Design FIFO, start of the top module:
module FIFO(clk, rst, wr_en, rd_en, buf_in, buf_out, buf_empty, buf_full, fifo_counter);
input clk, rst, wr_en, rd_en;
input [7:0] buf_in;
output [7:0] buf_out;
output buf_empty, buf_full;
output [6:0] fifo_counter;
reg [7:0] buf_out;
reg buf_empty, buf_full;
reg [6:0] fifo_counter;
reg [5:0] rd_ptr, wr_ptr;
reg [7:0] buf_mem[63:0];
always@ (fifo_counter) begin
    buf_empty = (fifo_counter == 0);  
    buf_full = (fifo_counter == 64);  
end
always @(posedge clk or posedge rst) begin
    if( rst )  
        fifo_counter <= 0;
    else if((!buf_full && wr_en) && (!buf_empty && rd_en))  
        fifo_counter <= fifo_counter;
    else if (!buf_full && wr_en)  
        fifo_counter <= fifo_counter + 1;
    else if (!buf_empty && rd_en)  
        fifo_counter <= fifo_counter - 1;
    else  
        fifo_counter <= fifo_counter;
end
always @(posedge clk or posedge rst) begin
    if (rst)  
        buf_out <= 0;
    else begin
        if (rd_en && !buf_empty)
            buf_out <= buf_mem[rd_ptr];
        else  
            buf_out <= buf_out;
    end
end
always @(posedge clk) begin
    if (!buf_full && wr_en)
        buf_mem[wr_ptr] <= buf_in;
    else
        buf_mem[wr_ptr] <= buf_mem[wr_ptr];
end
always @(posedge clk or posedge rst) begin
    if(rst) begin
        wr_ptr <= 0;
        rd_ptr <= 0;
    end
    else begin
        if (!buf_full && wr_en)  
            wr_ptr <= wr_ptr + 1;
        else  
            wr_ptr <= wr_ptr;
        if (!buf_empty && rd_en)  
            rd_ptr <= rd_ptr + 1;
        else  
            rd_ptr <= rd_ptr;               
    end
end
endmodule
For scale: about 23,000 µm² of cells after synthesis.
export LEC_CHECK = 0
export ABC_AREA = 1
export CAP_MARGIN = 20
export CELL_PAD_IN_SITES_GLOBAL_PLACEMENT = 0
export CORE_ASPECT_RATIO = 0.98
export CORE_MARGIN = 2
export CORE_UTILIZATION = 72
export CTS_CLUSTER_DIAMETER = 349
export CTS_CLUSTER_SIZE = 14
export GPL_TIMING_DRIVEN = 1
export MAX_ROUTING_LAYER = met4
export PLACE_DENSITY_LB_ADDON = 0.08
export SETUP_SLACK_MARGIN = 0.07
export SLEW_MARGIN = 25
export TNS_END_PERCENT = 60
create_clock -name core_clock -period 2.07 [get_ports {clk}]
run.sh (not shown) runs the stock make flow with config.mk's settings and CLKGATE_MAP_FILE=.
The first run produced a layout that fails on setup timing.
Edit:
--- a/flow/config.mk
+++ b/flow/config.mk
@@ -7,3 +7,2 @@
 export LEC_CHECK = 0
-export ABC_AREA = 1
 export CAP_MARGIN = 20
@@ -17,4 +16,4 @@
 export MAX_ROUTING_LAYER = met4
-export PLACE_DENSITY_LB_ADDON = 0.08
-export SETUP_SLACK_MARGIN = 0.07
+export PLACE_DENSITY_LB_ADDON = 0.02
+export SETUP_SLACK_MARGIN = 0.87
 export SLEW_MARGIN = 25
==> flow/constraint.sdc (replaced) <==
create_clock -name core_clock -period 3.06 [get_ports {clk}]
set_input_delay 0.6120 -clock core_clock [delete_from_list [all_inputs] [get_ports {clk}]]
set_output_delay 0.6120 -clock core_clock [all_outputs]
set_load 0.01 [all_outputs]
- This time the run passed the timing, design-rule and antenna checks
- core utilization goes down by 5.1 points
- wire length falls by a quarter to a third
- clock-buffer cell count fell by 9
- setup slack improves by 480 ps
- via count goes down by a quarter to a third
- total power goes down by well over a third
- die area goes down by a few percent
- cell area goes down by roughly a tenth
- synthesized cell count decreases by well over a third
- combinational power shrinks by well over a third
- clock power decreases by a quarter to a third
Edit:
==> flow/config.mk (replaced) <==
export PLATFORM = sky130hd
export DESIGN_NAME = FIFO
export DESIGN_NICKNAME = FIFO
export VERILOG_FILES = /design/flow/design.v
export SDC_FILE = /design/flow/constraint.sdc
export NUM_CORES = 4
export LEC_CHECK = 0
export CAP_MARGIN = 20
export CORE_MARGIN = 2
export CORE_UTILIZATION = 72
export SETUP_SLACK_MARGIN = -0.19
export SLEW_MARGIN = 20
==> flow/constraint.sdc (replaced) <==
create_clock -name core_clock -period 2.08 [get_ports {clk}]
set_input_delay 0.4160 -clock core_clock [delete_from_list [all_inputs] [get_ports {clk}]]
set_output_delay 0.4160 -clock core_clock [all_outputs]
set_load 0.01 [all_outputs]
Now the flow completed and failed the layout checks on setup timing.
Via count rises by 8.8%.
Area after synthesis is unchanged.
Design area rises by 6.7%.
Hold slack gets worse by 200 ps.
Non-clock buffer count rises by 105.
Sequential cell count stays the same.
Power rises by 70%.
Global-route usage rises by 0.75 points.
Cell count rises by 7.9%.
Register-to-register slack gets worse by 900 ps.
Clock skew falls by 19 ps.
Edit:
--- a/flow/config.mk
+++ b/flow/config.mk
@@ -9,4 +9,3 @@
 export CORE_MARGIN = 2
-export CORE_UTILIZATION = 72
-export SETUP_SLACK_MARGIN = -0.19
+export CORE_UTILIZATION = 40
 export SLEW_MARGIN = 20
==> flow/constraint.sdc (replaced) <==
create_clock -name core_clock -period 3.71 [get_ports {clk}]
set_input_delay 0.7420 -clock core_clock [delete_from_list [all_inputs] [get_ports {clk}]]
set_output_delay 0.7420 -clock core_clock [all_outputs]
set_load 0.01 [all_outputs]
This time the run completed with no timing, DRC or antenna violations.
Final area came out lower by 6.5%.
Routed wire length came out lower by 19%.
Total power came out lower by 50%.
Register-to-register slack improves by 1100 ps.
Flip-flop count is unchanged.
Die area came out higher by 78%.
First-iteration DRC count came out lower by 43%.
Via count came out lower by 15%.
Synthesized area stays the same.
Count of clock-buffer cells in the layout came out higher by 1.
Power figures rest on the tool's default switching activity, not on a simulated workload.
